== job 2982 ==
Design AYUMU, start of the top module:
module AYUMU(
	input CLK,
	input RST,
	input [31:0] INPUT,
	output [31:0] OUTPUT,
	output [15:0] IADDR,
	input [15:0] IDATA
);
reg [4:0] CLKS;
always @(posedge CLK) begin
	if (RST)
		CLKS <= 5'b00001;
	else begin
		case (CLKS)
			5'b00001: CLKS <= 5'b00010;
			5'b00010: CLKS <= 5'b00100;
			5'b00100: CLKS <= 5'b01000;
			5'b01000: CLKS <= 5'b10000;
			5'b10000: CLKS <= 5'b00001;
			default: CLKS <= 5'b00001;
		endcase
	end
end
wire EN_DC  = CLKS[0];
wire EN_EX  = CLKS[1];
wire EN_MEM = CLKS[2];
wire EN_WB  = CLKS[3];
wire EN_FT  = CLKS[4];
reg F_FLAG;
always @(posedge CLK) begin
	if (RST)
		F_FLAG <= 1'b0;
	else if (EN_EX)
		F_FLAG <= F_OUT;
end
wire [15:0] NEXT;
wire [15:0] ADDR;
wire [15:0] COMMAND;
wire [3:0] CAL;
wire [1:0] MODE;
wire [7:0] IM;
wire [3:0] REG_A_ADDR;
wire [3:0] REG_B_ADDR;
wire [3:0] REG_O_ADDR;
wire [1:0] REG_O_TYPE;
wire [1:0] JUMP_MODE;
wire REG_WRITE;
wire [1:0] SEL;
wire MEM_WRITE;
wire INOUT_FLAG;
wire [127:0] REG_R;
wire [63:0] REG_IO;
wire [63:0] REG_INT;
wire [7:0] REG_A;
wire [7:0] REG_B;
wire [7:0] INT_FLAG_OUT;
wire [7:0] ALU_OUT;
wire C_OUT;
wire F_OUT;
wire [7:0] DATA;
wire INT_PROCESS;
wire INT_TAKE = (INT_FLAG_OUT != 8'b0) & !INT_PROCESS;
assign OUTPUT[31:0] = REG_IO[31:0];
assign IADDR = ADDR;
assign COMMAND = IDATA;
PC PC(.CLK(CLK), .RST(RST), .EN(EN_FT), .NEXT(NEXT), .ADDR(ADDR));
DECODER DECODER(.COMMAND(COMMAND), .CAL(CAL), .MODE(MODE), .IM(IM), .REG_A(REG_A_ADDR), .REG_B(REG_B_ADDR),
															 .REG_O(REG_O_ADDR), .REG_O_TYPE(REG_O_TYPE), .JUMP_MODE(JUMP_MODE), .REG_WRITE(REG_WRITE),
  ...
Settings: LEC_CHECK=0, CAP_MARGIN=20, CELL_PAD_IN_SITES_DETAIL_PLACEMENT=0, CORE_MARGIN=3, CORE_UTILIZATION=70, CTS_CLUSTER_DIAMETER=55, MAX_ROUTING_LAYER=met4, MIN_ROUTING_LAYER=met1, SETUP_SLACK_MARGIN=1.01, SLEW_MARGIN=20, TNS_END_PERCENT=100; clock period 3.83 ns.
run.sh (not shown) runs the stock make flow with config.mk's settings and CLKGATE_MAP_FILE=.
Final checks on job 2982, whose flow otherwise completed, came back failing, citing slew limit, setup timing.
### job 2982 -> job 8120
- a change of CORE_UTILIZATION from 70 to 40
- a deleted MIN_ROUTING_LAYER that had been met1
- a deleted SETUP_SLACK_MARGIN that had been 1.01
- a change of CORE_MARGIN from 3 to 2
- a deleted TNS_END_PERCENT that had been 100
- a deleted CTS_CLUSTER_DIAMETER that had been 55
- a deleted CELL_PAD_IN_SITES_DETAIL_PLACEMENT that had been 0
- a deleted MAX_ROUTING_LAYER that had been met4
- a change of the clock period (ns, I/O delays scaled along) from 3.83 to 4.61
The flow for job 2982 finished, though final verification flagged slew limit, setup timing. Job 8120 went all the way through synthesis, placement and routing and the layout is clean on timing, DRC and antenna. Relative to job 2982, design area has gone down in job 8120. For the flop share of the area, job 8120 came in 1.5 points higher than job 2982 did. Going from job 2982 to job 8120, number of max-slew violations in the final report shrinks by 60. The final reports for job 8120 and job 2982 show relative area change from synthesis to final layout lower in the former.
Edits applied to the flow inputs when going from job 8120 to job 5454:
- PLACE_DENSITY newly set to 0.36
- CORE_UTILIZATION changed from 40 to 65
- the clock period (ns, I/O delays scaled along) changed from 4.61 to 14.9
[summary]
- Job 8120 completed end to end with timing, DRC and antenna clean.
- Job 5454 completed; timing, DRC and antenna clean
- Going from job 8120 to job 5454, combinational power share shrinks by 0.6 points.
- NOTE: global-route usage in job 5454 exceeds that of job 8120
- Status: post-synthesis share of cell area spent on and-or and or-and gates parity (job 5454, job 8120)
- Of job 5454 and job 8120, it is job 5454 that has the higher wire length per cell after detailed routing.
- Between job 5454 and job 8120, it is job 5454 whose overall via count from detail_route is lower, by 2.0%.
- As far as async set-or-reset flop fraction in the synthesized netlist goes, job 8120 and job 5454 are indistinguishable; the numbers are identical.
- Comparing job 5454 and job 8120, cell area after layout is lower on job 5454.
- Critical path start-end classification = flip-flop to flip-flop: job 8120; critical path start-end classification = primary input to flip-flop: job 5454
- For multi-input logic area, job 5454 and job 8120 come out practically identical.

* * *

AYUMU again, from the RTL that the note above started with.
Settings: LEC_CHECK=0, ABC_AREA=1, CAP_MARGIN=20, CORE_MARGIN=2, CORE_UTILIZATION=72, CTS_CLUSTER_DIAMETER=387, CTS_CLUSTER_SIZE=15, PLACE_DENSITY=0.4, SETUP_SLACK_MARGIN=0.33, SLEW_MARGIN=20; clock period 3.83 ns.
The first run finished with setup timing left.
Rerun with:
--- a/flow/config.mk
+++ b/flow/config.mk
@@ -9,8 +9,5 @@
 export CAP_MARGIN = 20
 export CORE_MARGIN = 2
-export CORE_UTILIZATION = 72
-export CTS_CLUSTER_DIAMETER = 387
-export CTS_CLUSTER_SIZE = 15
-export PLACE_DENSITY = 0.4
-export SETUP_SLACK_MARGIN = 0.33
+export CORE_UTILIZATION = 70
+export CTS_CLUSTER_SIZE = 73
 export SLEW_MARGIN = 20
==> flow/constraint.sdc (replaced) <==
create_clock -name core_clock -period 4.62 [get_ports {CLK}]
set_input_delay 0.9240 -clock core_clock [delete_from_list [all_inputs] [get_ports {CLK}]]
set_output_delay 0.9240 -clock core_clock [all_outputs]
set_load 0.01 [all_outputs]
This time the run finished clean.
Setup slack gets better by 630 ps.
Cell count increases by 0.35%.
Power decreases by 12%.
Die area increases by 2.8%.
Wire length decreases by 0.79%.
Rerun with:
--- a/flow/config.mk
+++ b/flow/config.mk
@@ -7,7 +7,8 @@
 export LEC_CHECK = 0
 export ABC_AREA = 1
-export CAP_MARGIN = 20
+export CAP_MARGIN = 15
 export CORE_MARGIN = 2
-export CORE_UTILIZATION = 70
-export CTS_CLUSTER_SIZE = 73
+export CORE_UTILIZATION = 72
+export CTS_CLUSTER_DIAMETER = 87
+export PLACE_DENSITY = 0.36
 export SLEW_MARGIN = 20
==> flow/constraint.sdc (replaced) <==
create_clock -name core_clock -period 7.69 [get_ports {CLK}]
set_input_delay 1.5380 -clock core_clock [delete_from_list [all_inputs] [get_ports {CLK}]]
set_output_delay 1.5380 -clock core_clock [all_outputs]
set_load 0.01 [all_outputs]
Result: Synthesized cell count does not change; hold slack hardly moves; routed wire length decreases by a few percent; synthesized area is unchanged; first-iteration DRC count increases slightly; cell count decreases by a few percent; critical path depth increases by 1; via count decreases by a few percent.
Rerun with:
==> flow/config.mk (replaced) <==
export PLATFORM = sky130hd
export DESIGN_NAME = AYUMU
export DESIGN_NICKNAME = AYUMU
export VERILOG_FILES = /design/flow/design.v
export SDC_FILE = /design/flow/constraint.sdc
export NUM_CORES = 4
export LEC_CHECK = 0
export CAP_MARGIN = 20
export CORE_MARGIN = 2
export CORE_UTILIZATION = 24
export SLEW_MARGIN = 20
==> flow/constraint.sdc (replaced) <==
create_clock -name core_clock -period 6.9 [get_ports {CLK}]
set_input_delay 1.3800 -clock core_clock [delete_from_list [all_inputs] [get_ports {CLK}]]
set_output_delay 1.3800 -clock core_clock [all_outputs]
set_load 0.01 [all_outputs]
=>
- The changed run passed the timing, DRC and antenna checks
- setup slack got worse by 470 ps
- fmax is higher by 6.0%
- critical path depth falls by 4
- count of clock-buffer cells in the layout falls by 32
- via count went down by 28%
- total power came out higher by 7.3%
- final area came out higher by 3.1%
- clock skew goes up by 79 ps

* * *

run 1:
AYUMU again, from the RTL that the note above started with.
Settings: LEC_CHECK=0, CAP_MARGIN=35, CELL_PAD_IN_SITES_DETAIL_PLACEMENT=2, CORE_MARGIN=2, CORE_UTILIZATION=64, CTS_CLUSTER_SIZE=58, MAX_ROUTING_LAYER=met4, MIN_ROUTING_LAYER=met1, PLACE_DENSITY_LB_ADDON=0.27, SETUP_SLACK_MARGIN=1.02, SLEW_MARGIN=20, TNS_END_PERCENT=5; clock period 6.08 ns.
What ended run 1 was a tool error in detailed placement (3_5_place_dp); the run never finished.
Input changes introduced in run 2 (baseline for comparison: run 1):
# run 1
export LEC_CHECK = 0
export CAP_MARGIN = 35
export CELL_PAD_IN_SITES_DETAIL_PLACEMENT = 2
export CORE_MARGIN = 2
export CORE_UTILIZATION = 64
export CTS_CLUSTER_SIZE = 58
export MAX_ROUTING_LAYER = met4
export MIN_ROUTING_LAYER = met1
export PLACE_DENSITY_LB_ADDON = 0.27
export SETUP_SLACK_MARGIN = 1.02
export SLEW_MARGIN = 20
export TNS_END_PERCENT = 5
create_clock -name core_clock -period 6.08 [get_ports {CLK}]
# run 2
export LEC_CHECK = 0
export CAP_MARGIN = 20
export CORE_MARGIN = 2
export CORE_UTILIZATION = 40
export SLEW_MARGIN = 20
create_clock -name core_clock -period 6.9 [get_ports {CLK}]
Notes after the runs:
Every stage of the flow completed for run 2, and the final layout passed the timing, DRC and antenna checks. The mean cell area of the mapped netlist of run 1 and that of run 2 are within noise of each other. [compare] base=run 1 new=run 2: area of the core climbed about 60%; cell count after synthesis barely changed; row count climbed 40. Compared to run 1, run 2 was floorplanned on a bigger die. Run 2 -> run 1: number of flops mapped to enable cells by yosys delta 0, exact match. Area share of fa/ha/maj cells after synthesis came out exactly the same in run 2 and run 1.
Setup changes, run 2 to run 3
# run 2
export LEC_CHECK = 0
export CAP_MARGIN = 20
export CORE_MARGIN = 2
export CORE_UTILIZATION = 40
export SLEW_MARGIN = 20
create_clock -name core_clock -period 6.9 [get_ports {CLK}]
# run 3
export LEC_CHECK = 0
export CAP_MARGIN = 15
export CORE_MARGIN = 2
export CORE_UTILIZATION = 72
export PLACE_DENSITY = 0.36
export SLEW_MARGIN = 20
create_clock -name core_clock -period 7.28 [get_ports {CLK}]
==> results <==
- Via count of the first global-routing pass (run 3 vs. run 2) increases by a little under 10%
- Run 3 vs run 2: final cell area excluding filler cells down
- Compared to run 2, run 3 has sequential share of layout area 1.3 points higher.
- Count of fill cells added during filler insertion ends up lower on run 3.
- NOTE: routed wire length in run 3 exceeds that of run 2
- Worst-skew pair later-pin latency, run 2 and run 3: lower on run 2
- Required time of the worst setup path is higher on run 3
- Changes observed in run 3 relative to run 2: sequential power lower; multi-input logic portion of the cell area now larger.
- Compared run 3 against run 2; post-synthesis mux area share within noise.
- Comparing the two runs side by side, run 3 comes out ahead of run 2 on headroom to the max-slew limit.
Input changes introduced in run 4 (baseline for comparison: run 3):
# run 3
export LEC_CHECK = 0
export CAP_MARGIN = 15
export CORE_MARGIN = 2
export CORE_UTILIZATION = 72
export PLACE_DENSITY = 0.36
export SLEW_MARGIN = 20
create_clock -name core_clock -period 7.28 [get_ports {CLK}]
# run 4
export LEC_CHECK = 0
export CAP_MARGIN = 20
export CORE_MARGIN = 2
export CORE_UTILIZATION = 22
export SLEW_MARGIN = 20
create_clock -name core_clock -period 11.1 [get_ports {CLK}]
[summary]
- Routed wirelength normalized by instance count ends up lower on run 4.
- Final worst-path cycle share delta for run 4 relative to run 3: 20 points lower
- Summary of run 4 over run 3: final total power went down by about 35%, final critical-path required period went up by 0.65 ns.
- Layout clock buffer count grows slightly when moving from run 3 to run 4.
- NOTE: relative contribution of sequential cells to total power in run 4 exceeds that of run 3
- | clock network fraction of total power | run 4 vs run 3 | 0.4 points higher |
- Summary of the comparison: weighted congestion reported at the end of routability-driven placement is lower in run 4, relative to run 3.
- Max final cell count across run 4 and run 3: run 4
- Relative to run 3, number of antenna violations at the first check in global routing has decreased by 9 in run 4.
- Setup slack: run 4 more than run 3

* * *

try-fjord:
Starting RTL as in the previous note.
## AYUMU
module AYUMU(
	input CLK,
	input RST,
	input [31:0] INPUT,
	output [31:0] OUTPUT,
	output [15:0] IADDR,
	input [15:0] IDATA
);
Settings: LEC_CHECK=0, CAP_MARGIN=20, CELL_PAD_IN_SITES_DETAIL_PLACEMENT=2, CELL_PAD_IN_SITES_GLOBAL_PLACEMENT=1, CORE_ASPECT_RATIO=1.61, CORE_MARGIN=5, CORE_UTILIZATION=15, CTS_CLUSTER_DIAMETER=309, GPL_ROUTABILITY_DRIVEN=1, MAX_ROUTING_LAYER=met4, PLACE_DENSITY_LB_ADDON=0.02, SETUP_SLACK_MARGIN=-0.08, SLEW_MARGIN=0; clock period 6.09 ns.
try-fjord finished end to end and its layout was clean on timing, DRC and antenna.
Setup changes, try-fjord to try-raven
==> flow/config.mk <==
export PLATFORM = sky130hd
export DESIGN_NAME = AYUMU
export DESIGN_NICKNAME = AYUMU
export VERILOG_FILES = /design/flow/design.v
export SDC_FILE = /design/flow/constraint.sdc
export NUM_CORES = 4
export LEC_CHECK = 0
export ABC_AREA = 1
export CAP_MARGIN = 20
export CORE_MARGIN = 2
export CORE_UTILIZATION = 60
export CTS_CLUSTER_SIZE = 97
export SLEW_MARGIN = 20
==> flow/constraint.sdc <==
create_clock -name core_clock -period 6.11 [get_ports {CLK}]
set_input_delay 1.2220 -clock core_clock [delete_from_list [all_inputs] [get_ports {CLK}]]
set_output_delay 1.2220 -clock core_clock [all_outputs]
set_load 0.01 [all_outputs]
Results
- try-raven reached the final stage; the timing, DRC and antenna checks on its layout passed.
- Re final sequential cell count: no difference whatsoever between try-raven and try-fjord.
- Of the two values seen for uppermost signal routing layer after detailed routing, met4 was produced by try-fjord and met5 by try-raven.
- | critical path's largest stage delay | higher: try-raven |
- Looking at try-raven and try-fjord, the clock edge transition at the registers on the reported setup and hold paths is a wash.
### try-raven -> try-garnet
--- a/flow/config.mk
+++ b/flow/config.mk
@@ -8 +7,0 @@
-export ABC_AREA = 1
@@ -11,3 +10,3 @@
-export CORE_UTILIZATION = 60
-export CTS_CLUSTER_SIZE = 97
-export SLEW_MARGIN = 20
+export CORE_UTILIZATION = 67
+export GPL_TIMING_DRIVEN = 0
+export SLEW_MARGIN = 25
==> flow/constraint.sdc <==
create_clock -name core_clock -period 10.0 [get_ports {CLK}]
set_input_delay 2.0000 -clock core_clock [delete_from_list [all_inputs] [get_ports {CLK}]]
set_output_delay 2.0000 -clock core_clock [all_outputs]
set_load 0.01 [all_outputs]
Results
Area of the chip sits lower in try-garnet than in try-raven.
Routability congestion estimate from global placement of try-garnet exceeds that of try-raven by a few percent.
Looking at register-to-register slack, try-garnet sits 2.75 ns above try-raven.
Re area after synthesis: try-garnet and try-raven aren't equal, and the lower value belongs to try-garnet.
From try-raven to try-garnet the numbers moved as follows: area occupied by registers flat, worst path required time picked up an extra 3.60 ns.
Comparing try-garnet and try-raven, part of the total power dissipated in combinational logic is lower on try-garnet.
Of try-garnet and try-raven, try-garnet shows the lower clock network power, with try-raven above it.
Aggregate global-route resource usage ends up lower on try-raven.
> inputs changed (try-garnet -> try-maple)
--- a/flow/config.mk
+++ b/flow/config.mk
@@ -7,0 +8 @@
+export ABC_AREA = 1
@@ -8,0 +10 @@
+export CELL_PAD_IN_SITES_DETAIL_PLACEMENT = 0
@@ -10,0 +13 @@
+export GPL_ROUTABILITY_DRIVEN = 0
@@ -12 +15,4 @@
-export SLEW_MARGIN = 25
+export HOLD_SLACK_MARGIN = 0.16
+export MAX_ROUTING_LAYER = met4
+export MIN_ROUTING_LAYER = met2
+export SLEW_MARGIN = 30
- Across try-garnet and try-maple, a clean result was obtained everywhere but in try-maple.
- Tool error GRT-0116 stopped try-maple during 5_1_grt; no final results.
- Die boundary height (try-maple over try-garnet): increase, 3.7 um
- try-maple ended up with simple AND/OR/NAND/NOR gates as its prevailing logic family in the synthesized netlist; try-garnet ended up with multiplexers.
- Sort try-maple and try-garnet by die area asc -> top: try-garnet
- Note that the post-detailed-placement half-perimeter wirelength recorded for try-garnet amounts to 0.810 times the value seen in try-maple.
- The tally of unique sky130hd cells used after synthesis reported for try-maple is smaller than that of try-garnet by 46%.
- Looking at worst slack at placement across both flows, try-maple is the weaker of the two, with try-garnet ahead.
Power figures rest on the tool's default switching activity, not on a simulated workload.
